==> flow/design.v (excerpt) <==
module mult32x32_fast (
    input logic clk,             
    input logic reset,           
    input logic start,           
    input logic [31:0] a,        
    input logic [31:0] b,        
    output logic busy,           
    output logic [63:0] product  
);
Size in the first run: roughly 73 flip-flops, ~11,000 um^2 of cells after synthesis.
export LEC_CHECK = 0
export CAP_MARGIN = 20
export CORE_MARGIN = 2
export CORE_UTILIZATION = 67
export CTS_CLUSTER_SIZE = 39
export HOLD_SLACK_MARGIN = -0.1
export SETUP_SLACK_MARGIN = -0.82
export SLEW_MARGIN = 20
export TNS_END_PERCENT = 5
create_clock -name core_clock -period 9.39 [get_ports {clk}]
run.sh (not shown) runs the stock make flow with config.mk's settings and CLKGATE_MAP_FILE=.
The baseline finished but fails on setup timing.
Next try:
Settings changed: CORE_UTILIZATION 67 to 20, CTS_CLUSTER_SIZE 39 to default, HOLD_SLACK_MARGIN -0.1 to default, SETUP_SLACK_MARGIN -0.82 to default, TNS_END_PERCENT 5 to default.
Clock period 9.39 ns to 12.2 ns, I/O delays scaled along.
=> Now the flow completed with no timing, DRC or antenna violations; setup slack improved by 1.4 ns; synthesized area stays the same; cell area goes down by 9.7%.
Next try:
Settings changed: CORE_UTILIZATION 20 to 69.
Clock period 12.2 ns to 9.33 ns, I/O delays scaled along.
This time the run ended with an error in global routing.
Die area falls by well over a third.
Area after synthesis does not change.
Synthesized cell count is unchanged.
Next try:
Settings changed: CORE_UTILIZATION 69 to 68, CTS_CLUSTER_SIZE from default to 31, MAX_ROUTING_LAYER from default to met4.
Clock period 9.33 ns to 8.48 ns, I/O delays scaled along.
Now the flow stopped in clock tree synthesis, error DPL-0038.
Synthesized area stays the same.
Die size goes up by 1.4%.
Synthesized cell count is unchanged.
Next try:
Settings changed: CTS_CLUSTER_SIZE 31 to 39, MAX_ROUTING_LAYER met4 to default, SETUP_SLACK_MARGIN from default to -0.8.
Clock period 8.48 ns to 9.44 ns, I/O delays scaled along.
=> With this change the flow produced a layout that fails on setup timing. Die area does not change. Synthesized area stays the same. Synthesized cell count does not change.
Next try:
Settings changed: CORE_UTILIZATION 68 to 40, CTS_CLUSTER_SIZE 39 to default, SETUP_SLACK_MARGIN -0.8 to default.
Clock period 9.44 ns to 9.5 ns, I/O delays scaled along.
Result: With this change the flow completed without violations; via count falls by 7.6%; area after synthesis does not change; global-route usage falls by 19 points; count of clock-buffer cells in the layout does not change; wire length falls by 3.6%; cell count rises by 11%; first-iteration DRC count falls by 53%; non-clock buffer count rises by 67; register-to-register slack is better by 0.72 ns; cell area rises by 11%.

mult32x32_fast again, from the RTL that the note above started with.
==> flow/config.mk <==
export PLATFORM = sky130hd
export DESIGN_NAME = mult32x32_fast
export DESIGN_NICKNAME = mult32x32_fast
export VERILOG_FILES = /design/flow/design.v
export SDC_FILE = /design/flow/constraint.sdc
export NUM_CORES = 4
export LEC_CHECK = 0
export CAP_MARGIN = 20
export CORE_MARGIN = 2
export CORE_UTILIZATION = 70
export CTS_CLUSTER_SIZE = 39
export HOLD_SLACK_MARGIN = 0.29
export PLACE_DENSITY = 0.71
export SETUP_SLACK_MARGIN = -0.8
export SLEW_MARGIN = 20
==> flow/constraint.sdc <==
create_clock -name core_clock -period 9.44 [get_ports {clk}]
set_input_delay 1.8880 -clock core_clock [delete_from_list [all_inputs] [get_ports {clk}]]
set_output_delay 1.8880 -clock core_clock [all_outputs]
set_load 0.01 [all_outputs]
The first run failed in global routing (5_1_grt), error GRT-0232.
Edit:
--- a/flow/config.mk
+++ b/flow/config.mk
@@ -8,8 +8,5 @@
 export CAP_MARGIN = 20
 export CORE_MARGIN = 2
-export CORE_UTILIZATION = 70
-export CTS_CLUSTER_SIZE = 39
-export HOLD_SLACK_MARGIN = 0.29
-export PLACE_DENSITY = 0.71
-export SETUP_SLACK_MARGIN = -0.8
+export CORE_UTILIZATION = 58
+export SETUP_SLACK_MARGIN = -0.49
 export SLEW_MARGIN = 20
==> flow/constraint.sdc (replaced) <==
create_clock -name core_clock -period 8.6 [get_ports {clk}]
set_input_delay 1.7200 -clock core_clock [delete_from_list [all_inputs] [get_ports {clk}]]
set_output_delay 1.7200 -clock core_clock [all_outputs]
set_load 0.01 [all_outputs]
What happened: Now the flow completed and failed the layout checks on negative setup slack. Area after synthesis stays the same. Die area goes up by 20%. Synthesized cell count does not change.

Setup of run A:
Starting RTL as in the previous note.
make LEC_CHECK=0 CAP_MARGIN=20 CORE_MARGIN=2 CORE_UTILIZATION=72 CTS_CLUSTER_DIAMETER=371 CTS_CLUSTER_SIZE=98 SLEW_MARGIN=20 finish   # period 8.22 ns
For run A, the flow was terminated by a tool error in detailed placement (3_5_place_dp) and produced no final design.
Modified inputs, run B compared to run A
# run A
export LEC_CHECK = 0
export CAP_MARGIN = 20
export CORE_MARGIN = 2
export CORE_UTILIZATION = 72
export CTS_CLUSTER_DIAMETER = 371
export CTS_CLUSTER_SIZE = 98
export SLEW_MARGIN = 20
create_clock -name core_clock -period 8.22 [get_ports {clk}]
# run B
export LEC_CHECK = 0
export CAP_MARGIN = 20
export CORE_MARGIN = 2
export CORE_UTILIZATION = 58
export SETUP_SLACK_MARGIN = 2.06
export SLEW_MARGIN = 20
create_clock -name core_clock -period 8.24 [get_ports {clk}]
==> comparison <==
Run B and run A: no clean run. For run A, the flow was terminated by a tool error in detailed placement (3_5_place_dp) and produced no final design. Diff run A -> run B: fraction of the yosys area taken by sequential cells flat, y dimension of the die now sits higher, synthesis area per yosys now sits at about the same level, area fraction in mux cells comparable, starting utilization of the core area shows a reduction of 14 points.
Setup changes, run B to run C
# run B
export LEC_CHECK = 0
export CAP_MARGIN = 20
export CORE_MARGIN = 2
export CORE_UTILIZATION = 58
export SETUP_SLACK_MARGIN = 2.06
export SLEW_MARGIN = 20
create_clock -name core_clock -period 8.24 [get_ports {clk}]
# run C
export LEC_CHECK = 0
export CAP_MARGIN = 20
export CORE_MARGIN = 2
export CORE_UTILIZATION = 55
export SLEW_MARGIN = 20
create_clock -name core_clock -period 5.15 [get_ports {clk}]
Findings:
Run C terminated abnormally: global routing (5_1_grt) reported GRT-0232. Run C vs run B: global placement routability congestion down in run C. Total placed cells including tap cells of run B is on par with run C. On effective utilization at floorplan, the higher figure sits with run B, not run C.
diff inputs: run C => run D
# run C
export LEC_CHECK = 0
export CAP_MARGIN = 20
export CORE_MARGIN = 2
export CORE_UTILIZATION = 55
export SLEW_MARGIN = 20
create_clock -name core_clock -period 5.15 [get_ports {clk}]
# run D
export LEC_CHECK = 0
export CAP_MARGIN = 20
export CORE_MARGIN = 2
export CORE_UTILIZATION = 58
export SETUP_SLACK_MARGIN = 1.34
export SLEW_MARGIN = 20
export TNS_END_PERCENT = 5
create_clock -name core_clock -period 5.15 [get_ports {clk}]
Notes after the runs:
- Run D | ERROR | global routing (5_1_grt)
- [compare] base=run C new=run D: die extent in y shows a reduction of 2.5%; number of gates given a new drive strength after cts saw a decrease; post-DP HPWL went up.
- The higher total die size came out of run C.
- Floorplan row count (run D over run C): decrease, 1
- For total cell area at the placement stage, run D and run C come out practically identical.
- Summary — global placement routability congestion, run D relative to run C: higher, by 1.6%.
- The initial standard-cell utilization of the core of run D is higher than that of run C.
- Taking run C as the reference, in run D number of setup buffers added after CTS shows a reduction of 49%, number of enable flip-flop cells shows no meaningful change.
Edits applied to the flow inputs when going from run D to run E:
# run D
export LEC_CHECK = 0
export CAP_MARGIN = 20
export CORE_MARGIN = 2
export CORE_UTILIZATION = 58
export SETUP_SLACK_MARGIN = 1.34
export SLEW_MARGIN = 20
export TNS_END_PERCENT = 5
create_clock -name core_clock -period 5.15 [get_ports {clk}]
# run E
export LEC_CHECK = 0
export CAP_MARGIN = 20
export CORE_MARGIN = 2
export CORE_UTILIZATION = 65
export CTS_CLUSTER_SIZE = 59
export SETUP_SLACK_MARGIN = -0.49
export SLEW_MARGIN = 20
export TNS_END_PERCENT = 5
create_clock -name core_clock -period 8.6 [get_ports {clk}]
Results
Run E terminated abnormally: global routing (5_1_grt) reported GRT-0116.
Changes observed in run E relative to run D: mean cell area of the mapped netlist about even, pre-CTS worst setup slack rose 2.62 ns, die size fell 0.0022 mm2, final weighted congestion in routability-driven placement rose 3.1%.
Across both runs, quantity of gates resized following cts was higher for run E than for run D.
For run F, these inputs were changed with respect to run E:
# run E
export LEC_CHECK = 0
export CAP_MARGIN = 20
export CORE_MARGIN = 2
export CORE_UTILIZATION = 65
export CTS_CLUSTER_SIZE = 59
export SETUP_SLACK_MARGIN = -0.49
export SLEW_MARGIN = 20
export TNS_END_PERCENT = 5
create_clock -name core_clock -period 8.6 [get_ports {clk}]
# run F
export LEC_CHECK = 0
export CAP_MARGIN = 20
export CORE_MARGIN = 2
export CORE_UTILIZATION = 58
export SETUP_SLACK_MARGIN = 1.24
export SLEW_MARGIN = 20
create_clock -name core_clock -period 5.18 [get_ports {clk}]
==> results <==
Run F is listed as incomplete: the tool reported an error in global routing (5_1_grt) and the run ended there. Diff run E and run F: buffers inserted during post-CTS setup optimization higher in run F. Per the comparison of run F with run E, total cell area reported by yosys after synthesis shows no meaningful change, overall die area shows an increase of about 12%. Cell count after placement (run F over run E): increase, 83. Run E -> run F: area fraction in mux cells delta 0, exact match. Taking run E as the reference, in run F pre-CTS worst setup slack decreased by 2.37 ns relative to the old numbers, total half-perimeter wirelength after legalization and detailed placement increased by about 3.3% relative to the old numbers, overall die width increased by about 6% relative to the old numbers.
